$ cat flow/design.v
module sig_altmult_add
(
	input signed [15:0] dataa, datab, datac, datad,
	input 		clock, aclr,
	output reg 	[32:0] result
);
	reg signed	[15:0] dataa_reg, datab_reg, datac_reg, datad_reg;
	reg signed	[31:0] mult0_result, mult1_result;
	always @ (posedge clock or posedge aclr) begin
    	if (aclr) begin
			dataa_reg <= {16{1'b0}};
			datab_reg <= {16{1'b0}};
			datac_reg <= {16{1'b0}};
			datad_reg <= {16{1'b0}};
			mult0_result <= {32{1'b0}};
			mult1_result <= {32{1'b0}};
			result <= {33{1'b0}};
		end
		else begin
			dataa_reg <= dataa;
			datab_reg <= datab;
			datac_reg <= datac;
			datad_reg <= datad;
			mult0_result <= dataa_reg * datab_reg;
			mult1_result <= datac_reg * datad_reg;
			result <= mult0_result + mult1_result;
		end
	end
endmodule
$ cat flow/run.sh
#!/bin/bash
# the make line also repeats each setting of config.mk as NAME=value (left out here)
make -C /OpenROAD-flow-scripts/flow DESIGN_CONFIG=/design/flow/config.mk WORK_HOME=/design/flow/orfs CLKGATE_MAP_FILE= finish
$ cat flow/config.mk
export PLATFORM = sky130hd
export DESIGN_NAME = sig_altmult_add
export DESIGN_NICKNAME = sig_altmult_add
export VERILOG_FILES = /design/flow/design.v
export SDC_FILE = /design/flow/constraint.sdc
export NUM_CORES = 4
export LEC_CHECK = 0
export CAP_MARGIN = 20
export CORE_MARGIN = 2
export CORE_UTILIZATION = 40
export SLEW_MARGIN = 20
$ cat flow/constraint.sdc
create_clock -name core_clock -period 6.84 [get_ports {clock}]
set_input_delay 1.3680 -clock core_clock [delete_from_list [all_inputs] [get_ports {clock}]]
set_output_delay 1.3680 -clock core_clock [all_outputs]
set_load 0.01 [all_outputs]
==> flow_metrics.env, run 1 <==
# physical design summary
export IMPL_diodes=0
export IMPL_ioPinCount=99
export IMPL_fp_util=0.4047
export IMPL_fin_crit_ps=6508
export IMPL_clkTransAtPathRegs_ps=70
export IMPL_fa_ha_area_frac=0.5078
export IMPL_critPathMaxFanout=16
export IMPL_crit_arrival_ps=6870
export IMPL_crit_top_cell="fa_1"
export IMPL_met2_usage=0.3245
export IMPL_finalMaxSlewViolations=0
export IMPL_drv_cap=0
export IMPL_worstSetupEndpointType="flip-flop"
export IMPL_clock_sinks=161
export IMPL_timing_rr_end="mult0_result[29]"
export IMPL_hold_end="result[0]"
export IMPL_hold_violations=0
export IMPL_ys_sh_simple=0.1358
export IMPL_finalClockPeriodUsage=0.9514
export IMPL_crit_start="datab_reg[3]"
export IMPL_hold_path_class="flip-flop to flip-flop"
export IMPL_cp_cell_sequence="nand2_1 -> fa_1 -> fa_1 -> fa_1 -> inv_1 -> fa_1 -> fa_1 -> inv_1 -> fa_1 -> inv_1 -> ha_1 -> a21o_1 -> a21o_1 -> a221o_1 -> a21oi_1 -> a21oi_1 -> o21ai_1 -> nor4bb_1 -> a311o_1"
export IMPL_topCellsByArea="fa_1, dfrtp_1, ha_1"
export IMPL_relSlewSlack=0.4878
export IMPL_reg2reg_from="datab_reg[3]"
export IMPL_status="complete, no violations"
export IMPL_final_fill_count=6103
export IMPL_area_delta_synth_final_pct=10.45
export IMPL_numCtsBuffers=17
export IMPL_whs_path_depth=1
export IMPL_synthFlopType="dfrtp_1"
export IMPL_drc=0
export IMPL_syn_avg_cell_area_um2=9.833
export IMPL_cts_tree="built"
export IMPL_layout_nets=3459
export IMPL_first_global_vias=19540
export IMPL_post_cts_setup_buffer_count=0
export IMPL_vias=17410
export IMPL_dieArea_mm2=0.06585
export IMPL_timing_hold_ws_ps=494.3
export IMPL_start_kind="flip-flop"
export IMPL_top_cells_by_count="inv_1, fa_1, nand2_1"
export IMPL_routedWlPerCell_um=16.17
export IMPL_logic_family="adder cells"
export IMPL_io_buffers=98
export IMPL_utilization=0.4469
export IMPL_place_area_mm2=0.02754
export IMPL_fp_coreArea_mm2=0.06308
export IMPL_overflow=0
export IMPL_design_area_mm2=0.02819
export IMPL_synthAoiAreaFrac=0.06367
export IMPL_ys_sh_mux=0.001961
export IMPL_grtUsageMet3=0.03084
export IMPL_gp_congestion=0.8692
export IMPL_ys_sh_xor=0.03054
export IMPL_yosys_warnings=1
export IMPL_worst_slew_pin_slew_ps=768.3
export IMPL_grt_first_pass_wirelength_um=97740
export IMPL_cts_root_buf="clkbuf_16"
export IMPL_critPathKind="flip-flop to flip-flop"
export IMPL_cp_top_family="adder cells"
export IMPL_final_antenna_net_count=0
export IMPL_wl_um=57090
export IMPL_setup_viol=0
export IMPL_die_h_um=256.6
export IMPL_clock_latency_ps=490
export IMPL_drtIter0Drc=802
export IMPL_synth_edff_count=0
export IMPL_fin_skew_ps=14.14
export IMPL_clock_path_buffers=2
export IMPL_async_reset_ff_frac=1.000
export IMPL_yosys_cells=2596
export IMPL_die_w_um=256.6
export IMPL_required_ps=7200
export IMPL_use_met1=0.2416
export IMPL_antenna_found_initial=1
export IMPL_yosysChipArea_mm2=0.02553
export IMPL_first_pass_iters=5
export IMPL_floorplan_nets=3383
export IMPL_cpPeakStageDelay_ps=730
export IMPL_crit_buf_inv=3
export IMPL_synth_cells=2596
export IMPL_yosysMostFrequentCell="inv_1"
export IMPL_ff2ff_path_depth=19
export IMPL_worstHoldStart="mult0_result[0]"
export IMPL_rrSetupSlack_ps=330
export IMPL_ys_seq_frac=0.1578
export IMPL_busiest_layer="met2"
export IMPL_ys_types=71
export IMPL_rows=92
export IMPL_htree_levels=4
export IMPL_hpwl_um=48070
export IMPL_crit_path_end="mult0_result[29]"
export IMPL_ys_ff=161
export IMPL_timing_fmax_mhz=153.7
export IMPL_worstSetupPathDepth=19
export IMPL_grt_max_degree=87
export IMPL_grt_util_all_layers=0.1875
export IMPL_yosys_area_top_type="fa_1"
export IMPL_viasPerCell=4.931
export IMPL_warning_count=26
export IMPL_post_synth_top_area_fraction=0.4117
export IMPL_cp_slowest_cell="dfrtp_1"
export IMPL_syn_area_mm2=0.02553
[timing repair]
| item | in CTS | in global routing |
|---|---|---|
| resized | 0 | 12 |
| hold buffers | 0 | 0 |
| endpoints found under the setup margin | 0 | 4 |
[through the flow]
step	setup slack (ps)	TNS (ps)	instances
after detailed placement	287.5	0	3499
after global routing	-28.59	-28.59	3531
after floorplan	561.3	0	2596
final	332.1	0	3531
after CTS	242.2	0	3531
after global placement	402.3	0	3499
[cell type report]
class                           count  area [um^2]  area share
Clock inverter                     15        210.2    0.007456
Multi-Input combinational cell   1742        18890      0.6701
Timing Repair Buffer              133         1244     0.04411
Tap cell                          846         1059     0.03755
Sequential cell                   161         4043      0.1434
Inverter                          617         2321     0.08233
Clock buffer                       17        425.4     0.01509
[layer usage]
layer  vias up  routed length (um)
li1       7936                   -
met1      9050               23990
met2       363               29120
met3        64                2861
met4         0                1123
met5         -                   0
==> inputs of run 2 (changes only) <==
CORE_UTILIZATION = 71   (was 40)
PLACE_DENSITY_LB_ADDON = 0.01   (was unset)
clock period = 5.85 ns   (was 6.84 ns; I/O delays follow)
==> run 2 against run 1 <==
The layout now fails its checks (setup timing). Synthesized area did not move. Final area rose by 8.4%. Global-route usage rose by 17 points. Cell count fell by 4.2%. Sequential share of layout area fell by 1.0 points. Clock skew fell by 1.6 ps. Setup slack got worse by 650 ps. Fmax rose by 5.6%. Largest cell class unchanged. Highest routed layer unchanged.
==> flow_metrics.env, run 2 <==
# physical design summary
export IMPL_wl_um=64340
export IMPL_fin_skew_ps=12.50
export IMPL_pre_cts_slack_ps=-366.6
export IMPL_critPathKind="flip-flop to flip-flop"
export IMPL_ff2ff_path_depth=21
export IMPL_antenna_found_initial=2
export IMPL_worstHoldStart="mult0_result[0]"
export IMPL_timing_rr_end="mult1_result[31]"
export IMPL_die_h_um=193.6
export IMPL_fp_util=0.7194
export IMPL_yosysMostFrequentCell="inv_1"
export IMPL_ys_ff=161
export IMPL_topCellsByArea="fa_1, dfrtp_1, ha_1"
export IMPL_timing_fmax_mhz=162.2
export IMPL_synthFlopType="dfrtp_1"
export IMPL_yosys_warnings=1
export IMPL_synth_edff_count=0
export IMPL_fa_ha_area_frac=0.5078
export IMPL_design_area_mm2=0.03056
export IMPL_viasPerCell=5.721
export IMPL_htree_levels=4
export IMPL_layout_nets=3696
export IMPL_start_kind="flip-flop"
export IMPL_place_area_mm2=0.02849
export IMPL_top_cells_by_count="inv_1, fa_1, nand2_1"
export IMPL_worstSetupPathDepth=21
export IMPL_vias=19360
export IMPL_async_reset_ff_frac=1.000
export IMPL_yosysChipArea_mm2=0.02553
export IMPL_area_delta_synth_final_pct=19.72
export IMPL_fin_crit_ps=6166
export IMPL_ioPinCount=99
export IMPL_syn_avg_cell_area_um2=9.833
export IMPL_gp_congestion=0.9106
export IMPL_utilization=0.8613
export IMPL_setup_tns_final_ps=-1486
export IMPL_ys_sh_simple=0.1358
export IMPL_overflow=0
export IMPL_dieArea_mm2=0.03748
export IMPL_clock_sinks=161
export IMPL_clkTransAtPathRegs_ps=70
export IMPL_hold_buffers=0
export IMPL_worst_slew_pin_slew_ps=724.1
export IMPL_cp_cell_sequence="buf_12 -> nand2_4 -> inv_2 -> fa_2 -> fa_2 -> fa_1 -> fa_1 -> fa_1 -> inv_2 -> fa_1 -> inv_2 -> ha_4 -> o21a_1 -> o211ai_1 -> o221a_2 -> a21boi_1 -> buf_4 -> a2111oi_4 -> o31ai_2 -> a21oi_1 -> xnor2_1"
export IMPL_io_buffers=98
export IMPL_grt_util_all_layers=0.3534
export IMPL_synth_cells=2596
export IMPL_hpwl_um=48300
export IMPL_grt_max_degree=76
export IMPL_relSlewSlack=0.5173
export IMPL_syn_area_mm2=0.02553
export IMPL_warning_count=29
export IMPL_fp_coreArea_mm2=0.03548
export IMPL_cts_tree="built"
export IMPL_hold_violations=0
export IMPL_diodes=0
export IMPL_rows=69
export IMPL_rsz0062_at_grt="true"
export IMPL_ys_sh_mux=0.001961
export IMPL_clock_path_buffers=2
export IMPL_rrSetupSlack_ps=-320
export IMPL_finalClockPeriodUsage=1.054
export IMPL_first_pass_iters=6
export IMPL_numCtsBuffers=17
export IMPL_layout_setup_ws_ps=-315.6
export IMPL_synthAoiAreaFrac=0.06367
export IMPL_whs_path_depth=1
export IMPL_die_w_um=193.6
export IMPL_crit_top_cell="fa_1"
export IMPL_critPathMaxFanout=10
export IMPL_check_failures="setup timing"
export IMPL_hold_path_class="flip-flop to flip-flop"
export IMPL_crit_start="datac_reg[15]"
export IMPL_routedWlPerCell_um=19.02
export IMPL_post_synth_top_area_fraction=0.4117
export IMPL_required_ps=6250
export IMPL_first_global_vias=21320
export IMPL_yosys_area_top_type="fa_1"
export IMPL_final_antenna_net_count=0
export IMPL_drtIter0Drc=1379
export IMPL_crit_path_end="mult1_result[31]"
export IMPL_logic_family="adder cells"
export IMPL_hold_end="result[0]"
export IMPL_worstSetupEndpointType="flip-flop"
export IMPL_clock_latency_ps=480
export IMPL_drv_cap=0
export IMPL_drc=0
export IMPL_status="complete, but fails checks"
export IMPL_cts_root_buf="clkbuf_16"
export IMPL_yosys_cells=2596
export IMPL_crit_buf_inv=5
export IMPL_grt_first_pass_wirelength_um=104100
export IMPL_cp_top_family="adder cells"
export IMPL_finalMaxSlewViolations=0
export IMPL_crit_arrival_ps=6560
export IMPL_reg2reg_from="datac_reg[15]"
export IMPL_floorplan_nets=3383
export IMPL_cpPeakStageDelay_ps=640
export IMPL_cp_slowest_cell="fa_2"
export IMPL_setup_viol=11
export IMPL_ys_seq_frac=0.1578
export IMPL_ys_types=71
export IMPL_ys_sh_xor=0.03054
## run 2: routing by layer
layer / GRT usage / part of all wire
met3: 0.05740 / 0.075
met5: 0 / 0
met2: 0.6056 / 0.52
met4: 0.1227 / 0.033
met1: 0.4628 / 0.37
## run 2: final cells by class
type	instances	area, um^2
clock buffer	19	432.9
clock inverter	13	152.6
fill	1848	4922
inverter	617	2321
multi-input combinational	1742	19760
sequential	161	4070
tap	461	576.8
timing repair buffer	370	3251
## run 2: stage by stage
step	instances	hold slack, ps
floorplan	2596	443.0
global placement	3293	480.1
detailed placement	3293	508.4
CTS	3361	529.7
global route	3383	539.0
finish	3383	521.6
## run 2: what timing repair did
item                       CTS  global route
setup endpoints to repair   20            27
resized                    113           132
pin swaps                   60            65
gates cloned                 0             2
setup buffers               37            21
==> inputs of run 3 (changes only) <==
CORE_UTILIZATION = 65   (was 71)
CTS_CLUSTER_DIAMETER = 211   (was unset)
CTS_CLUSTER_SIZE = 42   (was unset)
PLACE_DENSITY_LB_ADDON = unset   (was 0.01)
SETUP_SLACK_MARGIN = 0.97   (was unset)
clock period = 3.22 ns   (was 5.85 ns; I/O delays follow)
==> run 3 against run 2 <==
The layout still fails its checks (setup timing). Sequential cell count stayed put. Register-to-register slack worse by 2400 ps. Setup slack worse by 2400 ps. Worst hold slack better by 8.4 ps. Cell count is 6.8% higher. Non-clock buffer count is 175 higher. Critical path depth is 2 lower. Synthesized cell count stayed put. Die area is 9.0% higher. Highest routed layer unchanged.
==> flow_metrics.env, run 3 <==
# physical design summary
export IMPL_diodes=0
export IMPL_wl_um=72470
export IMPL_final_fill_count=1907
export IMPL_cp_slowest_cell="fa_2"
export IMPL_worstSetupPathDepth=19
export IMPL_ff2ff_path_depth=19
export IMPL_antenna_found_initial=0
export IMPL_topCellsByArea="fa_1, dfrtp_1, ha_1"
export IMPL_cp_top_family="adder cells"
export IMPL_grt_first_pass_wirelength_um=108800
export IMPL_finalMaxSlewViolations=0
export IMPL_ys_seq_frac=0.1578
export IMPL_ys_ff=161
export IMPL_clock_sinks=161
export IMPL_status="complete, but fails checks"
export IMPL_place_area_mm2=0.03028
export IMPL_start_kind="flip-flop"
export IMPL_grt_max_degree=102
export IMPL_synthFlopType="dfrtp_1"
export IMPL_rows=72
export IMPL_crit_buf_inv=3
export IMPL_clkTransAtPathRegs_ps=80
export IMPL_crit_top_cell="fa_1"
export IMPL_rrSetupSlack_ps=-2760
export IMPL_ys_sh_simple=0.1358
export IMPL_clock_latency_ps=510
export IMPL_fp_util=0.6589
export IMPL_fin_skew_ps=13.42
export IMPL_top_cells_by_count="inv_1, fa_1, nand2_1"
export IMPL_area_delta_synth_final_pct=31.55
export IMPL_dp_cells=3483
export IMPL_numCtsBuffers=17
export IMPL_crit_path_end="mult1_result[31]"
export IMPL_cp_cell_sequence="buf_6 -> nand2_4 -> fa_1 -> inv_2 -> fa_2 -> buf_6 -> fa_1 -> fa_1 -> fa_1 -> fa_1 -> ha_4 -> o21a_1 -> o211ai_1 -> o221a_4 -> o221ai_4 -> a2111oi_4 -> o31ai_1 -> a21oi_1 -> xnor2_1"
export IMPL_cpPeakStageDelay_ps=620
export IMPL_first_global_vias=22280
export IMPL_gp_congestion=0.8846
export IMPL_warning_count=33
export IMPL_ioPinCount=99
export IMPL_yosysMostFrequentCell="inv_1"
export IMPL_fin_crit_ps=5983
export IMPL_layout_nets=3871
export IMPL_design_area_mm2=0.03358
export IMPL_layout_setup_ws_ps=-2763
export IMPL_dieArea_mm2=0.04087
export IMPL_die_h_um=202.2
export IMPL_finalClockPeriodUsage=1.858
export IMPL_hold_end="result[0]"
export IMPL_first_pass_iters=6
export IMPL_worst_slew_pin_slew_ps=646.9
export IMPL_async_reset_ff_frac=1.000
export IMPL_worstHoldStart="mult1_result[0]"
export IMPL_post_synth_top_area_fraction=0.4117
export IMPL_io_buffers=98
export IMPL_synthAoiAreaFrac=0.06367
export IMPL_worstSetupEndpointType="flip-flop"
export IMPL_syn_avg_cell_area_um2=9.833
export IMPL_drc=0
export IMPL_whs_path_depth=1
export IMPL_critPathMaxFanout=6
export IMPL_reg2reg_from="datad_reg[4]"
export IMPL_clock_path_buffers=2
export IMPL_drtIter0Drc=1457
export IMPL_ys_sh_xor=0.03054
export IMPL_fp_coreArea_mm2=0.03874
export IMPL_cts_tree="built"
export IMPL_htree_levels=4
export IMPL_crit_start="datad_reg[4]"
export IMPL_yosysChipArea_mm2=0.02553
export IMPL_fa_ha_area_frac=0.5078
export IMPL_required_ps=3640
export IMPL_grt_util_all_layers=0.3429
export IMPL_timing_fmax_mhz=167.2
export IMPL_logic_family="adder cells"
export IMPL_timing_rr_end="mult1_result[31]"
export IMPL_crit_arrival_ps=6400
export IMPL_yosys_warnings=1
export IMPL_yosys_cells=2596
export IMPL_synth_cells=2596
export IMPL_pre_cts_slack_ps=-2963
export IMPL_synth_edff_count=0
export IMPL_drv_cap=0
export IMPL_rsz0062_at_grt="true"
export IMPL_final_cells=3614
export IMPL_die_w_um=202.2
export IMPL_ys_sh_mux=0.001961
export IMPL_hpwl_um=49460
export IMPL_hold_buffers=0
export IMPL_ys_types=71
export IMPL_setup_viol=54
export IMPL_relSlewSlack=0.5687
export IMPL_critPathKind="flip-flop to flip-flop"
export IMPL_vias=20350
export IMPL_hold_violations=0
export IMPL_overflow=0
export IMPL_syn_area_mm2=0.02553
export IMPL_floorplan_nets=3383
export IMPL_cts_root_buf="clkbuf_16"
export IMPL_routedWlPerCell_um=20.05
export IMPL_hold_path_class="flip-flop to flip-flop"
export IMPL_final_antenna_net_count=0
export IMPL_check_failures="setup timing"
export IMPL_viasPerCell=5.631
export IMPL_yosys_area_top_type="fa_1"
==> run 3: layout make-up <==
class / instances / area, um^2 / area share
multi-input combinational: 1742 / 21120 / 0.6289
timing repair buffer: 545 / 4803 / 0.1430
sequential: 161 / 4084 / 0.1216
inverter: 617 / 2320 / 0.06908
tap: 518 / 648.1 / 0.01930
clock buffer: 18 / 429.2 / 0.01278
clock inverter: 13 / 177.7 / 0.005291
==> run 3: layer usage <==
layer / track usage / vias to the layer above / routed length (um)
met5: 0 / - / 0
met4: 0.1254 / 0 / 3449
met3: 0.05611 / 267 / 4892
met2: 0.5830 / 888 / 36690
met1: 0.4489 / 10440 / 27440
li1: - / 8756 / -
==> run 3: repair_timing <==
item,4_1_cts,5_1_grt
gates resized,264,162
pin swaps,130,103
setup buffers,66,34
endpoints found under the setup margin,73,74
==> run 3: metrics by stage <==
stage / hold slack (ps) / TNS, ps / util
6_report: 530.0 / -118620 / 0.8668
5_1_grt: 539.1 / -126260 / 0.8668
4_1_cts: 536.5 / -110720 / 0.8409
3_5_place_dp: 488.1 / -114130 / 0.7816
3_3_place_gp: 472.7 / -110420 / 0.7816
2_1_floorplan: 443.0 / -89820 / -
==> inputs of run 4 (changes only) <==
ABC_AREA = 0   (was unset)
CELL_PAD_IN_SITES_DETAIL_PLACEMENT = 1   (was unset)
CORE_ASPECT_RATIO = 0.76   (was unset)
CORE_UTILIZATION = 18   (was 65)
CTS_CLUSTER_DIAMETER = unset   (was 211)
CTS_CLUSTER_SIZE = unset   (was 42)
PLACE_DENSITY_LB_ADDON = 0.04   (was unset)
SETUP_SLACK_MARGIN = -0.53   (was 0.97)
clock period = 7.12 ns   (was 3.22 ns; I/O delays follow)
==> run 4 against run 3 <==
Now clean on timing, DRC and antenna. Synthesized area did not move. Largest cell class unchanged. Sequential share of layout area grew 1.4 points. Cell count rose by 27%. Global-route usage decreased by 23 points. Utilization is 66 points lower. Wire length rose by 11%.
==> flow_metrics.env, run 4 <==
# physical design summary
export IMPL_first_pass_iters=5
export IMPL_cp_slowest_cell="dfrtp_1"
export IMPL_drv_cap=0
export IMPL_routedWlPerCell_um=17.41
export IMPL_yosysMostFrequentCell="inv_1"
export IMPL_setup_tns_final_ps=0
export IMPL_antenna_found_initial=8
export IMPL_ys_seq_frac=0.1578
export IMPL_worst_slew_pin_slew_ps=822.5
export IMPL_crit_top_cell="fa_1"
export IMPL_yosys_cells=2596
export IMPL_yosys_area_top_type="fa_1"
export IMPL_seq_area_mm2=0.004029
export IMPL_crit_arrival_ps=7420
export IMPL_fin_skew_ps=16.92
export IMPL_cp_top_family="adder cells"
export IMPL_synthFlopType="dfrtp_1"
export IMPL_whs_path_depth=1
export IMPL_post_synth_top_area_fraction=0.4117
export IMPL_cpPeakStageDelay_ps=790
export IMPL_layout_nets=3484
export IMPL_io_buffers=98
export IMPL_syn_avg_cell_area_um2=9.833
export IMPL_place_area_mm2=0.02906
export IMPL_die_w_um=436.0
export IMPL_syn_area_mm2=0.02553
export IMPL_critPathMaxFanout=16
export IMPL_async_reset_ff_frac=1.000
export IMPL_crit_start="datad_reg[1]"
export IMPL_status="complete, no violations"
export IMPL_floorplan_nets=3383
export IMPL_start_kind="flip-flop"
export IMPL_grt_first_pass_wirelength_um=129000
export IMPL_die_h_um=332.3
export IMPL_crit_path_end="mult1_result[31]"
export IMPL_hpwl_um=69560
export IMPL_synth_edff_count=0
export IMPL_top_cells_by_count="inv_1, fa_1, nand2_1"
export IMPL_worstSetupPathDepth=18
export IMPL_finalClockPeriodUsage=0.9775
export IMPL_final_antenna_net_count=0
export IMPL_timing_fmax_mhz=143.7
export IMPL_reg2reg_from="datad_reg[1]"
export IMPL_cp_cell_sequence="nand2_1 -> inv_1 -> fa_1 -> fa_1 -> buf_4 -> fa_1 -> fa_1 -> fa_1 -> fa_1 -> ha_1 -> o21a_1 -> o21ai_0 -> o221a_2 -> o221ai_1 -> a2111oi_2 -> o31ai_1 -> a21oi_1 -> xnor2_1"
export IMPL_cts_resized=0
export IMPL_gp_congestion=0.7708
export IMPL_final_fill_count=16280
export IMPL_clock_path_buffers=2
export IMPL_yosys_warnings=1
export IMPL_drtIter0Drc=608
export IMPL_drc=0
export IMPL_warning_count=26
export IMPL_hold_buffers=0
export IMPL_ys_sh_simple=0.1358
export IMPL_hold_path_class="flip-flop to flip-flop"
export IMPL_design_area_mm2=0.02969
export IMPL_yosysChipArea_mm2=0.02553
export IMPL_area_delta_synth_final_pct=16.31
export IMPL_cts_root_buf="clkbuf_16"
export IMPL_ys_types=71
export IMPL_vias=17450
export IMPL_clock_sinks=161
export IMPL_worstSetupEndpointType="flip-flop"
export IMPL_utilization=0.2108
export IMPL_topCellsByArea="fa_1, dfrtp_1, ha_1"
export IMPL_relSlewSlack=0.4517
export IMPL_ys_sh_xor=0.03054
export IMPL_ioPinCount=99
export IMPL_wl_um=80150
export IMPL_hold_violations=0
export IMPL_grt_max_degree=94
export IMPL_hold_end="result[0]"
export IMPL_worstHoldStart="mult0_result[0]"
export IMPL_synth_cells=2596
export IMPL_finalMaxSlewViolations=0
export IMPL_fp_util=0.1812
export IMPL_clock_latency_ps=530
export IMPL_final_comb_area_mm2=0.01888
export IMPL_ys_ff=161
export IMPL_cts_tree="built"
export IMPL_final_cells=4603
export IMPL_fin_crit_ps=6960
export IMPL_dp_cells=4569
export IMPL_ys_sh_mux=0.001961
export IMPL_rows=120
export IMPL_post_cts_setup_buffer_count=0
export IMPL_dieArea_mm2=0.1449
export IMPL_required_ps=7580
export IMPL_crit_buf_inv=2
export IMPL_fa_ha_area_frac=0.5078
export IMPL_rrSetupSlack_ps=160
export IMPL_fp_coreArea_mm2=0.1408
export IMPL_clkTransAtPathRegs_ps=90
export IMPL_numCtsBuffers=17
export IMPL_logic_family="adder cells"
export IMPL_critPathKind="flip-flop to flip-flop"
export IMPL_viasPerCell=3.791
export IMPL_synthAoiAreaFrac=0.06367
export IMPL_overflow=0
export IMPL_htree_levels=4
export IMPL_grt_util_all_layers=0.1177
export IMPL_ff2ff_path_depth=18
export IMPL_first_global_vias=20800
export IMPL_setup_viol=0
export IMPL_timing_rr_end="mult1_result[31]"
[run 4: final cells by class]
cell class / count / share of cell area
sequential: 161 / 0.1357
antenna: 2 / 0.0001686
tap: 1891 / 0.07969
clock inverter: 15 / 0.006701
clock buffer: 17 / 0.01433
multi-input combinational: 1742 / 0.6361
inverter: 617 / 0.07826
timing repair buffer: 158 / 0.04906
[run 4: layer usage]
layer,part of all wire,track usage,vias up
met3,0.027,0.01702,25
met2,0.45,0.1808,158
met4,0.0096,0.02312,0
met1,0.51,0.1743,9297
met5,0,0,-
li1,-,-,7968
[run 4: through the flow]
step / setup slack, ps / hold slack [ps]
4_1_cts: 160.6 / 529.0
2_1_floorplan: 841.3 / 443.0
5_1_grt: -228.2 / 544.1
3_3_place_gp: 258.4 / 504.8
3_5_place_dp: 209.7 / 506.9
6_report: 160.0 / 506.8
==> inputs of run 5 (changes only) <==
ABC_AREA = unset   (was 0)
CELL_PAD_IN_SITES_DETAIL_PLACEMENT = unset   (was 1)
CORE_ASPECT_RATIO = unset   (was 0.76)
CORE_UTILIZATION = 40   (was 18)
PLACE_DENSITY_LB_ADDON = unset   (was 0.04)
SETUP_SLACK_MARGIN = -0.32   (was -0.53)
clock period = 6.78 ns   (was 7.12 ns; I/O delays follow)
==> run 5 against run 4 <==
Still clean. First-iteration DRC count up 34%. Setup slack lost 3.8 ps. Wire length fell by 29%. Register-to-register slack barely moved. Cell count down 23%.
==> flow_metrics.env, run 5 <==
# physical design summary
export IMPL_clock_latency_ps=490
export IMPL_wl_um=56810
export IMPL_drv_cap=0
export IMPL_cts_tree="built"
export IMPL_synth_cells=2596
export IMPL_busiest_layer="met2"
export IMPL_reg2reg_from="datac_reg[15]"
export IMPL_cp_top_family="adder cells"
export IMPL_start_kind="flip-flop"
export IMPL_hold_path_class="flip-flop to flip-flop"
export IMPL_die_h_um=256.6
export IMPL_drc=0
export IMPL_final_antenna_net_count=0
export IMPL_relSlewSlack=0.4015
export IMPL_hpwl_um=47750
export IMPL_crit_buf_inv=2
export IMPL_layout_nets=3462
export IMPL_critPathMaxFanout=16
export IMPL_overflow=0
export IMPL_first_pass_iters=5
export IMPL_yosysChipArea_mm2=0.02553
export IMPL_die_w_um=256.6
export IMPL_crit_start="datac_reg[15]"
export IMPL_cp_cell_sequence="nand2_1 -> inv_1 -> fa_1 -> fa_1 -> buf_4 -> fa_1 -> fa_1 -> fa_1 -> fa_1 -> ha_1 -> o21a_1 -> o21ai_0 -> o221a_2 -> o221ai_1 -> a2111oi_2 -> o31ai_1 -> a21oi_1 -> xnor2_1"
export IMPL_status="complete, no violations"
export IMPL_synthFlopType="dfrtp_1"
export IMPL_yosys_area_top_type="fa_1"
export IMPL_setup_viol=0
export IMPL_timing_rr_end="mult1_result[31]"
export IMPL_crit_top_cell="fa_1"
export IMPL_ys_sh_xor=0.03054
export IMPL_hold_violations=0
export IMPL_syn_area_mm2=0.02553
export IMPL_worst_slew_pin_slew_ps=897.8
export IMPL_yosys_warnings=1
export IMPL_ff2ff_path_depth=18
export IMPL_required_ps=7190
export IMPL_ys_seq_frac=0.1578
export IMPL_antenna_found_initial=1
export IMPL_critPathKind="flip-flop to flip-flop"
export IMPL_worstHoldStart="mult0_result[0]"
export IMPL_vias=17400
export IMPL_numCtsBuffers=17
export IMPL_ys_sh_mux=0.001961
export IMPL_finalMaxSlewViolations=0
export IMPL_grt_util_all_layers=0.1885
export IMPL_htree_levels=4
export IMPL_timing_fmax_mhz=151.0
export IMPL_fp_coreArea_mm2=0.06308
export IMPL_routedWlPerCell_um=16.07
export IMPL_fin_skew_ps=18.28
export IMPL_ioPinCount=99
export IMPL_clkTransAtPathRegs_ps=70
export IMPL_use_met1=0.2436
export IMPL_yosys_cells=2596
export IMPL_cpPeakStageDelay_ps=710
export IMPL_dieArea_mm2=0.06585
export IMPL_pre_cts_slack_ps=286.9
export IMPL_layout_setup_ws_ps=156.2
export IMPL_crit_path_end="mult1_result[31]"
export IMPL_fa_ha_area_frac=0.5078
export IMPL_drtIter0Drc=816
export IMPL_clock_path_buffers=2
export IMPL_finalClockPeriodUsage=0.9770
export IMPL_gp_congestion=0.8740
export IMPL_first_global_vias=19720
export IMPL_worstSetupPathDepth=18
export IMPL_ys_ff=161
export IMPL_io_buffers=98
export IMPL_grt_first_pass_wirelength_um=99230
export IMPL_synth_edff_count=0
export IMPL_clock_sinks=161
export IMPL_fp_util=0.4047
export IMPL_ys_sh_simple=0.1358
export IMPL_warning_count=26
export IMPL_worstSetupEndpointType="flip-flop"
export IMPL_cts_resized=0
export IMPL_grt_max_degree=99
export IMPL_hold_buffers=0
export IMPL_area_delta_synth_final_pct=10.36
export IMPL_whs_path_depth=1
export IMPL_ys_types=71
export IMPL_floorplan_nets=3383
export IMPL_fin_crit_ps=6624
export IMPL_crit_arrival_ps=7030
export IMPL_post_cts_setup_buffer_count=0
export IMPL_cts_root_buf="clkbuf_16"
export IMPL_final_fill_count=6043
export IMPL_met2_usage=0.3236
export IMPL_top_cells_by_count="inv_1, fa_1, nand2_1"
export IMPL_cp_slowest_cell="dfrtp_1"
export IMPL_grtUsageMet3=0.03124
export IMPL_yosysMostFrequentCell="inv_1"
export IMPL_async_reset_ff_frac=1.000
export IMPL_rows=92
export IMPL_rrSetupSlack_ps=160
export IMPL_viasPerCell=4.924
export IMPL_logic_family="adder cells"
export IMPL_hold_end="result[0]"
export IMPL_post_synth_top_area_fraction=0.4117
export IMPL_topCellsByArea="fa_1, dfrtp_1, ha_1"
export IMPL_diodes=0
export IMPL_synthAoiAreaFrac=0.06367
export IMPL_syn_avg_cell_area_um2=9.833
run 5: cell type report:
class,count,area [um^2],area share
Multi-Input combinational cell,1742,18880,0.6704
Sequential cell,161,4029,0.1430
Inverter,617,2321,0.08239
Timing Repair Buffer,136,1266,0.04495
Tap cell,846,1059,0.03758
Clock buffer,18,439.2,0.01559
Clock inverter,14,171.4,0.006085
run 5: metal layers:
| layer | up-vias | part of all wire |
|---|---|---|
| li1 | 7921 | - |
| met1 | 9057 | 0.42 |
| met2 | 350 | 0.51 |
| met3 | 74 | 0.046 |
| met4 | 0 | 0.022 |
| met5 | - | 0 |
run 5: per-stage QoR:
step | setup TNS, ps | cells | instance area, um^2 | hold slack (ps) | utilization
6_report | 0 | 3534 | 28170 | 487.3 | 0.4466
3_3_place_gp | 0 | 3502 | 27560 | 480.7 | 0.4369
3_5_place_dp | 0 | 3502 | 27560 | 465.5 | 0.4369
4_1_cts | 0 | 3534 | 28170 | 492.9 | 0.4466
5_1_grt | -436.0 | 3534 | 28170 | 524.1 | 0.4466
2_1_floorplan | 0 | 2596 | 25530 | 443.0 | -
==> inputs of run 6 (changes only) <==
CORE_UTILIZATION = 57   (was 40)
CTS_CLUSTER_DIAMETER = 211   (was unset)
CTS_CLUSTER_SIZE = 42   (was unset)
SETUP_SLACK_MARGIN = -0.3   (was -0.32)
clock period = 3.12 ns   (was 6.78 ns; I/O delays follow)
==> run 6 against run 5 <==
Clock-buffer cell count grew 1. Sequential share of layout area shrank 1.8 points. Now fails the layout checks on setup timing. Final area grew 16%.
==> flow_metrics.env, run 6 <==
# physical design summary
export IMPL_clock_sinks=161
export IMPL_drc=0
export IMPL_final_cells=3669
export IMPL_final_antenna_net_count=0
export IMPL_rrSetupSlack_ps=-2760
export IMPL_yosys_area_top_type="fa_1"
export IMPL_crit_path_end="mult0_result[29]"
export IMPL_first_pass_iters=5
export IMPL_wl_met3_um=2812
export IMPL_synthFlopType="dfrtp_1"
export IMPL_dr_wl_met2_um=29720
export IMPL_drtIter0Drc=1192
export IMPL_floorplan_nets=3383
export IMPL_hold_path_class="flip-flop to flip-flop"
export IMPL_yosys_warnings=1
export IMPL_htree_levels=4
export IMPL_synthAoiAreaFrac=0.06367
export IMPL_antenna_found_initial=1
export IMPL_dieArea_mm2=0.04649
export IMPL_fin_crit_ps=5885
export IMPL_setup_viol=56
export IMPL_rows=77
export IMPL_async_reset_ff_frac=1.000
export IMPL_syn_avg_cell_area_um2=9.833
export IMPL_post_synth_top_area_fraction=0.4117
export IMPL_ys_sh_simple=0.1358
export IMPL_finalMaxSlewViolations=0
export IMPL_reg2reg_from="dataa_reg[10]"
export IMPL_wl_um=59590
export IMPL_relSlewSlack=0.5911
export IMPL_yosys_cells=2596
export IMPL_crit_buf_inv=5
export IMPL_grt_util_all_layers=0.2759
export IMPL_whs_path_depth=1
export IMPL_viasPerCell=5.155
export IMPL_seq_area_mm2=0.004090
export IMPL_timing_fmax_mhz=169.9
export IMPL_check_failures="setup timing"
export IMPL_ys_ff=161
export IMPL_drv_cap=0
export IMPL_required_ps=3480
export IMPL_grt_first_pass_wirelength_um=101100
export IMPL_routedWlPerCell_um=16.24
export IMPL_syn_area_mm2=0.02553
export IMPL_fin_skew_ps=17.96
export IMPL_final_fill_count=3205
export IMPL_worstHoldStart="mult0_result[0]"
export IMPL_pre_cts_slack_ps=-3002
export IMPL_yosysChipArea_mm2=0.02553
export IMPL_clock_path_buffers=2
export IMPL_final_comb_area_mm2=0.02042
export IMPL_fa_ha_area_frac=0.5078
export IMPL_yosysMostFrequentCell="inv_1"
export IMPL_rsz0062_at_grt="true"
export IMPL_io_buffers=98
export IMPL_synth_edff_count=0
export IMPL_crit_start="dataa_reg[10]"
export IMPL_top_cells_by_count="inv_1, fa_1, nand2_1"
export IMPL_start_kind="flip-flop"
export IMPL_area_delta_synth_final_pct=28.29
export IMPL_worstSetupEndpointType="flip-flop"
export IMPL_overflow=0
export IMPL_top_layer="met4"
export IMPL_ioPinCount=99
export IMPL_status="complete, but fails checks"
export IMPL_crit_arrival_ps=6250
export IMPL_die_w_um=215.6
export IMPL_clock_latency_ps=490
export IMPL_ys_sh_mux=0.001961
export IMPL_layout_nets=3851
export IMPL_finalClockPeriodUsage=1.886
export IMPL_cpPeakStageDelay_ps=540
export IMPL_fp_util=0.5772
export IMPL_cp_top_family="adder cells"
export IMPL_warning_count=31
export IMPL_timing_rr_end="mult0_result[29]"
export IMPL_cp_slowest_cell="fa_1"
export IMPL_critPathKind="flip-flop to flip-flop"
export IMPL_worstSetupPathDepth=21
export IMPL_gp_congestion=0.8753
export IMPL_ff2ff_path_depth=21
export IMPL_cp_cell_sequence="buf_12 -> and2_4 -> fa_1 -> inv_1 -> fa_1 -> fa_1 -> inv_1 -> fa_1 -> fa_1 -> inv_2 -> fa_1 -> inv_2 -> ha_4 -> a21o_1 -> a21o_1 -> a221o_1 -> a21oi_4 -> a21oi_2 -> o21ai_2 -> nor4bb_1 -> a311o_1"
export IMPL_diodes=0
export IMPL_cts_root_buf="clkbuf_16"
export IMPL_synth_cells=2596
export IMPL_critPathMaxFanout=5
export IMPL_vias=18920
export IMPL_ys_types=71
export IMPL_die_h_um=215.6
export IMPL_first_global_vias=20750
export IMPL_ys_seq_frac=0.1578
export IMPL_hpwl_um=49030
export IMPL_cts_tree="built"
export IMPL_worst_slew_pin_slew_ps=597.9
export IMPL_fp_coreArea_mm2=0.04422
export IMPL_numCtsBuffers=17
export IMPL_hold_end="result[0]"
export IMPL_topCellsByArea="fa_1, dfrtp_1, ha_1"
export IMPL_grt_max_degree=51
export IMPL_clkTransAtPathRegs_ps=70
export IMPL_crit_top_cell="fa_1"
export IMPL_m1WireLength_um=26190
export IMPL_ys_sh_xor=0.03054
export IMPL_layout_setup_ws_ps=-2765
export IMPL_dp_cells=3566
export IMPL_hold_violations=0
export IMPL_logic_family="adder cells"
==> run 6: repair_timing <==
| action | 4_1_cts | 5_1_grt |
|---|---|---|
| endpoints found under the setup margin | 54 | 54 |
| hold buffers | 0 | 0 |
| gates resized | 222 | 124 |
| setup buffers | 44 | 36 |
| pin swaps | 113 | 118 |
==> run 6: metal layers <==
metal	global-route usage	up-vias
met2	0.4583	395
met3	0.04059	55
met5	0	-
li1	-	8713
met4	0.06368	0
met1	0.3868	9752
==> run 6: area by class of cell <==
type,instances,area share
inverters,617,0.07091
flip-flops and latches,161,0.1249
clock inverters,13,0.005005
multi-input cells,1742,0.6236
clock buffers,19,0.01353
repair buffers,525,0.1394
well taps,592,0.02262
==> run 6: stage by stage <==
stage	utilization	setup TNS, ps	instance area (um^2)	hold slack (ps)
floorplan	-	-95180	26340	443.0
global placement	0.6832	-116050	30210	475.8
detailed placement	0.6832	-118820	30210	470.6
CTS	0.7231	-112960	31980	486.2
global route	0.7405	-125250	32750	500.8
finish	0.7405	-115720	32750	482.3
==> inputs of run 7 (changes only) <==
CAP_MARGIN = 10   (was 20)
CELL_PAD_IN_SITES_DETAIL_PLACEMENT = 0   (was unset)
CORE_UTILIZATION = 53   (was 57)
CTS_CLUSTER_DIAMETER = 79   (was 211)
CTS_CLUSTER_SIZE = unset   (was 42)
GPL_ROUTABILITY_DRIVEN = 1   (was unset)
MAX_ROUTING_LAYER = met5   (was unset)
MIN_ROUTING_LAYER = met2   (was unset)
PLACE_DENSITY_LB_ADDON = 0.1   (was unset)
SETUP_SLACK_MARGIN = 0.72   (was -0.3)
clock period = 5.24 ns   (was 3.12 ns; I/O delays follow)
==> run 7 against run 6 <==
Still fails the layout checks on setup timing. Fmax is 1.3% lower. Critical path depth decreased by 1. Via count rose by 34%. First-iteration DRC count rose to 2.5 times the previous value. Cell count grew 0.27%.
==> flow_metrics.env, run 7 <==
# physical design summary
export IMPL_status="complete, but fails checks"
export IMPL_check_failures="setup timing"
export IMPL_hold_end="result[0]"
export IMPL_overflow=0
export IMPL_critPathKind="flip-flop to flip-flop"
export IMPL_rows=80
export IMPL_clkTransAtPathRegs_ps=80
export IMPL_cts_tree="built"
export IMPL_worstHoldStart="mult0_result[0]"
export IMPL_ioPinCount=99
export IMPL_worstSetupEndpointType="flip-flop"
export IMPL_layout_setup_ws_ps=-722.6
export IMPL_fin_skew_ps=18.46
export IMPL_ff2ff_path_depth=20
export IMPL_timing_fmax_mhz=167.7
export IMPL_viasPerCell=6.867
export IMPL_clock_latency_ps=510
export IMPL_fa_ha_area_frac=0.5078
export IMPL_layout_nets=3838
export IMPL_first_pass_iters=9
export IMPL_yosysMostFrequentCell="inv_1"
export IMPL_clock_sinks=161
export IMPL_ys_sh_xor=0.03054
export IMPL_yosys_cells=2596
export IMPL_top_cells_by_count="inv_1, fa_1, nand2_1"
export IMPL_gp_congestion=0.9229
export IMPL_utilization=0.6794
export IMPL_setup_viol=38
export IMPL_grt_util_all_layers=0.3983
export IMPL_cp_slowest_cell="fa_2"
export IMPL_synth_cells=2596
export IMPL_ys_types=71
export IMPL_synthFlopType="dfrtp_1"
export IMPL_ys_sh_simple=0.1358
export IMPL_cp_top_family="adder cells"
export IMPL_cpPeakStageDelay_ps=660
export IMPL_ys_sh_mux=0.001961
export IMPL_fp_coreArea_mm2=0.04765
export IMPL_critPathMaxFanout=4
export IMPL_crit_arrival_ps=6390
export IMPL_ys_seq_frac=0.1578
export IMPL_final_antenna_net_count=0
export IMPL_wl_um=62680
export IMPL_htree_levels=4
export IMPL_vias=25260
export IMPL_fin_crit_ps=5963
export IMPL_finalClockPeriodUsage=1.138
export IMPL_timing_rr_end="mult1_result[31]"
export IMPL_syn_area_mm2=0.02553
export IMPL_rsz0062_at_grt="true"
export IMPL_crit_buf_inv=4
export IMPL_die_w_um=223.5
export IMPL_dieArea_mm2=0.04993
export IMPL_grt_max_degree=137
export IMPL_whs_path_depth=1
export IMPL_clock_path_buffers=2
export IMPL_setup_tns_final_ps=-16410
export IMPL_start_kind="flip-flop"
export IMPL_antenna_found_initial=0
export IMPL_syn_avg_cell_area_um2=9.833
export IMPL_fp_util=0.5357
export IMPL_cts_root_buf="clkbuf_16"
export IMPL_place_area_mm2=0.03007
export IMPL_routedWlPerCell_um=17.04
export IMPL_worst_slew_pin_slew_ps=854.1
export IMPL_crit_path_end="mult1_result[31]"
export IMPL_grt_first_pass_wirelength_um=105500
export IMPL_async_reset_ff_frac=1.000
export IMPL_topCellsByArea="fa_1, dfrtp_1, ha_1"
export IMPL_cp_cell_sequence="buf_6 -> nand2_4 -> inv_4 -> fa_2 -> fa_2 -> fa_1 -> fa_1 -> fa_1 -> inv_1 -> fa_1 -> inv_2 -> ha_4 -> o21a_1 -> o211ai_1 -> o221a_4 -> o221ai_4 -> a2111oi_4 -> o31ai_2 -> a21oi_1 -> xnor2_1"
export IMPL_yosysChipArea_mm2=0.02553
export IMPL_yosys_warnings=1
export IMPL_timing_hold_ws_ps=499.5
export IMPL_logic_family="adder cells"
export IMPL_hold_path_class="flip-flop to flip-flop"
export IMPL_relSlewSlack=0.4306
export IMPL_reg2reg_from="datad_reg[1]"
export IMPL_io_buffers=98
export IMPL_first_global_vias=31280
export IMPL_area_delta_synth_final_pct=26.82
export IMPL_required_ps=5670
export IMPL_drtIter0Drc=2988
export IMPL_design_area_mm2=0.03237
export IMPL_post_synth_top_area_fraction=0.4117
export IMPL_hold_violations=0
export IMPL_warning_count=31
export IMPL_synthAoiAreaFrac=0.06367
export IMPL_crit_start="datad_reg[1]"
export IMPL_drc=0
export IMPL_hold_buffers=0
export IMPL_floorplan_nets=3383
export IMPL_numCtsBuffers=17
export IMPL_finalMaxSlewViolations=0
export IMPL_worstSetupPathDepth=20
export IMPL_rrSetupSlack_ps=-720
export IMPL_diodes=0
export IMPL_yosys_area_top_type="fa_1"
export IMPL_synth_edff_count=0
export IMPL_die_h_um=223.5
export IMPL_ys_ff=161
export IMPL_drv_cap=0
export IMPL_crit_top_cell="fa_1"
export IMPL_hpwl_um=50470
## run 7: cell type report
cell class | count | area (um^2)
tap | 615 | 769.5
clock inverter | 15 | 162.7
sequential | 161 | 4079
timing repair buffer | 512 | 4429
clock buffer | 17 | 425.4
multi-input combinational | 1742 | 20180
inverter | 617 | 2322
fill | 3767 | 15270
## run 7: repair_timing
item | in CTS | in global routing
pin swaps | 103 | 72
setup buffers | 45 | 25
gates resized | 184 | 112
setup endpoints to repair | 47 | 48
## run 7: routing by layer
metal,wire [um],up-vias,global-route usage
met5,397,-,0.1153
met4,3570,18,0.06946
met3,24850,503,0.5510
met2,33860,6151,0.4646
met1,0,9940,-
li1,-,8652,-
## run 7: per-stage QoR
| step | instances | setup WS [ps] |
|---|---|---|
| 6_report | 3679 | -722.6 |
| 5_1_grt | 3679 | -911.6 |
| 4_1_cts | 3654 | -690.5 |
| 3_5_place_dp | 3577 | -932.9 |
| 3_3_place_gp | 3577 | -790.8 |
| 2_1_floorplan | 2596 | -656.3 |
==> inputs of run 8 (changes only) <==
ABC_AREA = 1   (was unset)
CAP_MARGIN = 20   (was 10)
CELL_PAD_IN_SITES_DETAIL_PLACEMENT = unset   (was 0)
CORE_UTILIZATION = 72   (was 53)
CTS_CLUSTER_DIAMETER = unset   (was 79)
CTS_CLUSTER_SIZE = 47   (was unset)
GPL_ROUTABILITY_DRIVEN = unset   (was 1)
MAX_ROUTING_LAYER = unset   (was met5)
MIN_ROUTING_LAYER = unset   (was met2)
PLACE_DENSITY_LB_ADDON = 0.01   (was 0.1)
SETUP_SLACK_MARGIN = -0.3   (was 0.72)
clock period = 5.39 ns   (was 5.24 ns; I/O delays follow)
==> run 8 against run 7 <==
Still fails the layout checks on setup timing. Largest cell class unchanged. Clock-buffer cell count up 1. Cell count up 19%. Setup slack worse by 290 ps. Critical path depth up 6. Via count up 1.5%.
==> flow_metrics.env, run 8 <==
# physical design summary
export IMPL_crit_top_cell="nand2_1"
export IMPL_warning_count=28
export IMPL_wl_um=93900
export IMPL_status="complete, but fails checks"
export IMPL_ys_sh_mux=0
export IMPL_floorplan_nets=4386
export IMPL_cts_tree="built"
export IMPL_logic_family="adder cells"
export IMPL_synthAoiAreaFrac=0.02388
export IMPL_yosysChipArea_mm2=0.02814
export IMPL_synth_cells=3599
export IMPL_final_fill_count=2142
export IMPL_place_area_mm2=0.03100
export IMPL_ys_sh_simple=0.1961
export IMPL_topCellsByArea="fa_1, dfrtp_1, inv_1"
export IMPL_fin_skew_ps=39.76
export IMPL_crit_start="datab_reg[15]"
export IMPL_critPathMaxFanout=6
export IMPL_clock_latency_ps=550
export IMPL_timing_rr_end="mult0_result[31]"
export IMPL_yosysMostFrequentCell="inv_1"
export IMPL_hold_buffers=0
export IMPL_syn_avg_cell_area_um2=7.818
export IMPL_check_failures="setup timing"
export IMPL_vias=25640
export IMPL_dieArea_mm2=0.04068
export IMPL_async_reset_ff_frac=1.000
export IMPL_final_antenna_net_count=0
export IMPL_cp_slowest_cell="fa_1"
export IMPL_crit_buf_inv=9
export IMPL_setup_viol=36
export IMPL_design_area_mm2=0.03213
export IMPL_io_buffers=98
export IMPL_fp_coreArea_mm2=0.03865
export IMPL_ioPinCount=99
export IMPL_critPathKind="flip-flop to flip-flop"
export IMPL_worstSetupPathDepth=26
export IMPL_worstHoldStart="mult1_result[0]"
export IMPL_worst_slew_pin_slew_ps=822.0
export IMPL_routedWlPerCell_um=21.51
export IMPL_syn_area_mm2=0.02814
export IMPL_drtIter0Drc=3236
export IMPL_first_pass_iters=6
export IMPL_synthFlopType="dfrtp_1"
export IMPL_relSlewSlack=0.4520
export IMPL_antenna_found_initial=1
export IMPL_grt_max_degree=68
export IMPL_clock_path_buffers=2
export IMPL_reg2reg_from="datab_reg[15]"
export IMPL_overflow=0
export IMPL_drc=0
export IMPL_synth_edff_count=0
export IMPL_hold_end="result[0]"
export IMPL_start_kind="flip-flop"
export IMPL_yosys_warnings=1
export IMPL_cts_root_buf="clkbuf_16"
export IMPL_fin_crit_ps=6398
export IMPL_gp_congestion=0.9820
export IMPL_area_delta_synth_final_pct=14.19
export IMPL_clkTransAtPathRegs_ps=110
export IMPL_hold_violations=0
export IMPL_numCtsBuffers=17
export IMPL_fp_util=0.7281
export IMPL_die_h_um=201.7
export IMPL_ys_seq_frac=0.1432
export IMPL_cpPeakStageDelay_ps=580
export IMPL_ff2ff_path_depth=26
export IMPL_htree_levels=4
export IMPL_post_synth_top_area_fraction=0.3735
export IMPL_timing_fmax_mhz=156.3
export IMPL_yosys_area_top_type="fa_1"
export IMPL_rrSetupSlack_ps=-1010
export IMPL_hpwl_um=65500
export IMPL_crit_arrival_ps=6900
export IMPL_pre_cts_slack_ps=-216.7
export IMPL_ys_sh_xor=0.01681
export IMPL_layout_setup_ws_ps=-1008
export IMPL_ys_types=31
export IMPL_first_global_vias=25950
export IMPL_grt_first_pass_wirelength_um=132300
export IMPL_rsz0062_at_grt="true"
export IMPL_timing_hold_ws_ps=485.5
export IMPL_rows=72
export IMPL_drv_cap=0
export IMPL_finalClockPeriodUsage=1.187
export IMPL_hold_path_class="flip-flop to flip-flop"
export IMPL_layout_nets=4620
export IMPL_finalMaxSlewViolations=0
export IMPL_grt_util_all_layers=0.4252
export IMPL_required_ps=5890
export IMPL_viasPerCell=5.873
export IMPL_whs_path_depth=1
export IMPL_cp_top_family="adder cells"
export IMPL_dp_cells=4306
export IMPL_die_w_um=201.7
export IMPL_fa_ha_area_frac=0.4607
export IMPL_top_cells_by_count="inv_1, nand2_1, fa_1"
export IMPL_clock_sinks=161
export IMPL_ys_ff=161
export IMPL_yosys_cells=3599
export IMPL_worstSetupEndpointType="flip-flop"
export IMPL_crit_path_end="mult0_result[31]"
export IMPL_final_cells=4366
==> run 8: routing by layer <==
layer	vias up	routed length, um	global-route usage
li1	10660	-	-
met2	2150	41150	0.6756
met3	684	13110	0.1053
met1	12150	32640	0.5518
met5	-	0	0
met4	0	7010	0.2072
==> run 8: cell type report <==
class / count / area, um^2 / share of cell area
Multi-Input combinational cell: 2243 / 19870 / 0.6183
Sequential cell: 161 / 4075 / 0.1268
Inverter: 1081 / 4066 / 0.1266
Timing Repair Buffer: 329 / 2882 / 0.08968
Tap cell: 518 / 648.1 / 0.02017
Clock buffer: 18 / 429.2 / 0.01336
Clock inverter: 14 / 160.2 / 0.004984
Antenna cell: 2 / 5.005 / 0.0001558
==> run 8: timing repair <==
item / in CTS / in global routing
endpoints found under the setup margin: 2 / 33
setup buffers: 0 / 28
gates resized: 1 / 91
pin swaps: 0 / 13
==> run 8: per-stage QoR <==
stage | util | setup TNS [ps]
final | 0.8314 | -10200
after global routing | 0.8313 | -14090
after CTS | 0.8173 | -4484
after detailed placement | 0.8020 | -3283
after global placement | 0.8020 | -523.7
after floorplan | - | -5913
==> inputs of run 9 (changes only) <==
ABC_AREA = unset   (was 1)
CELL_PAD_IN_SITES_GLOBAL_PLACEMENT = 0   (was unset)
CORE_ASPECT_RATIO = 0.77   (was unset)
CORE_MARGIN = 6   (was 2)
CORE_UTILIZATION = 40   (was 72)
CTS_CLUSTER_SIZE = unset   (was 47)
GPL_TIMING_DRIVEN = 1   (was unset)
HOLD_SLACK_MARGIN = 0.16   (was unset)
MAX_ROUTING_LAYER = met4   (was unset)
PLACE_DENSITY_LB_ADDON = 0.2   (was 0.01)
SETUP_SLACK_MARGIN = 3.05   (was -0.3)
SLEW_MARGIN = 10   (was 20)
clock period = 11.5 ns   (was 5.39 ns; I/O delays follow)
==> run 9 against run 8 <==
The run now finishes clean. Clock skew down 27 ps. Sequential cell count unchanged. Clock-buffer cell count down 1. Fmax down 6.3%. Critical path depth down 7. Wire length down 41%. Die area up 72%. Worst hold slack better by 16 ps.
==> flow_metrics.env, run 9 <==
# physical design summary
export IMPL_pre_cts_slack_ps=4693
export IMPL_post_cts_setup_buffer_count=0
export IMPL_crit_top_cell="fa_1"
export IMPL_synthFlopType="dfrtp_1"
export IMPL_die_h_um=233.7
export IMPL_io_buffers=98
export IMPL_ys_types=71
export IMPL_critPathKind="flip-flop to flip-flop"
export IMPL_yosys_area_top_type="fa_1"
export IMPL_yosysMostFrequentCell="inv_1"
export IMPL_logic_family="adder cells"
export IMPL_area_delta_synth_final_pct=9.088
export IMPL_worstSetupPathDepth=19
export IMPL_required_ps=11900
export IMPL_fa_ha_area_frac=0.5078
export IMPL_clock_path_buffers=2
export IMPL_ioPinCount=99
export IMPL_crit_arrival_ps=7220
export IMPL_rows=80
export IMPL_reg2reg_from="datac_reg[15]"
export IMPL_ys_seq_frac=0.1578
export IMPL_start_kind="flip-flop"
export IMPL_viasPerCell=4.961
export IMPL_worstSetupEndpointType="flip-flop"
export IMPL_whs_path_depth=1
export IMPL_synth_edff_count=0
export IMPL_clkTransAtPathRegs_ps=70
export IMPL_diodes=0
export IMPL_top_cells_by_count="inv_1, fa_1, nand2_1"
export IMPL_final_comb_area_mm2=0.01888
export IMPL_ys_sh_xor=0.03054
export IMPL_clock_latency_ps=480
export IMPL_wl_um=55590
export IMPL_setup_viol=0
export IMPL_worst_slew_pin_slew_ps=782.3
export IMPL_syn_area_mm2=0.02553
export IMPL_grt_max_degree=63
export IMPL_use_met1=0.2395
export IMPL_yosysChipArea_mm2=0.02553
export IMPL_dieArea_mm2=0.07007
export IMPL_fp_coreArea_mm2=0.06246
export IMPL_hold_path_class="flip-flop to flip-flop"
export IMPL_ff2ff_path_depth=19
export IMPL_grt_first_pass_wirelength_um=95480
export IMPL_busiest_layer="met2"
export IMPL_htree_levels=4
export IMPL_synthAoiAreaFrac=0.06367
export IMPL_async_reset_ff_frac=1.000
export IMPL_fin_skew_ps=12.30
export IMPL_drc=0
export IMPL_ys_sh_simple=0.1358
export IMPL_status="complete, no violations"
export IMPL_critPathMaxFanout=16
export IMPL_timing_fmax_mhz=146.5
export IMPL_drtIter0Drc=869
export IMPL_vias=17220
export IMPL_post_synth_top_area_fraction=0.4117
export IMPL_fp_util=0.4087
export IMPL_crit_path_end="mult1_result[31]"
export IMPL_crit_start="datac_reg[15]"
export IMPL_seq_area_mm2=0.004029
export IMPL_layout_setup_ws_ps=4675
export IMPL_final_antenna_net_count=0
export IMPL_hold_violations=0
export IMPL_grt_util_all_layers=0.1735
export IMPL_cts_tree="built"
export IMPL_cts_root_buf="clkbuf_16"
export IMPL_final_fill_count=6021
export IMPL_timing_rr_end="mult1_result[31]"
export IMPL_gp_congestion=0.8598
export IMPL_cp_slowest_cell="fa_1"
export IMPL_die_w_um=299.9
export IMPL_warning_count=26
export IMPL_synth_cells=2596
export IMPL_first_pass_iters=5
export IMPL_cts_resized=0
export IMPL_cpPeakStageDelay_ps=920
export IMPL_drv_cap=0
export IMPL_finalClockPeriodUsage=0.5934
export IMPL_overflow=0
export IMPL_ys_ff=161
export IMPL_hold_end="result[0]"
export IMPL_fin_crit_ps=6825
export IMPL_rsz0062_at_grt="false"
export IMPL_relSlewSlack=0.4784
export IMPL_cp_top_family="adder cells"
export IMPL_crit_buf_inv=3
export IMPL_finalMaxSlewViolations=0
export IMPL_antenna_found_initial=1
export IMPL_met2_usage=0.2711
export IMPL_rrSetupSlack_ps=4680
export IMPL_first_global_vias=19060
export IMPL_grtUsageMet3=0.02815
export IMPL_syn_avg_cell_area_um2=9.833
export IMPL_layout_nets=3426
export IMPL_numCtsBuffers=17
export IMPL_hpwl_um=46980
export IMPL_worstHoldStart="mult0_result[0]"
export IMPL_ys_sh_mux=0.001961
export IMPL_yosys_warnings=1
export IMPL_cp_cell_sequence="nand2_1 -> inv_1 -> fa_1 -> fa_1 -> fa_1 -> fa_1 -> fa_1 -> inv_1 -> fa_1 -> inv_1 -> ha_1 -> o21a_1 -> o21ai_0 -> o221a_2 -> a21boi_0 -> a2111oi_2 -> o31ai_1 -> a21oi_1 -> xnor2_1"
export IMPL_hold_buffers=0
export IMPL_yosys_cells=2596
export IMPL_floorplan_nets=3383
export IMPL_routedWlPerCell_um=16.01
export IMPL_setup_tns_final_ps=0
export IMPL_clock_sinks=161
export IMPL_topCellsByArea="fa_1, dfrtp_1, ha_1"
run 9: per-layer routing:
metal | vias up | wire length (um)
li1 | 7863 | -
met1 | 8902 | 25770
met2 | 406 | 25940
met3 | 53 | 3014
met4 | 0 | 855
met5 | - | 0
run 9: metrics by stage:
step                      instance area [um^2]  hold WS (ps)  utilization  std cells
after floorplan                          25530         443.0            -       2596
after global placement                   27260         473.2       0.4364       3440
after detailed placement                 27260         497.1       0.4364       3440
after CTS                                27850         518.5       0.4458       3472
after global routing                     27850         540.7       0.4458       3472
final                                    27850         501.0       0.4458       3472
run 9: layout make-up:
type                    count  share of cell area
multi-input cells        1742              0.6782
inverters                 617             0.08335
repair buffers            100             0.03577
clock inverters            15            0.005886
clock buffers              17             0.01528
flip-flops and latches    161              0.1447
well taps                 820             0.03685
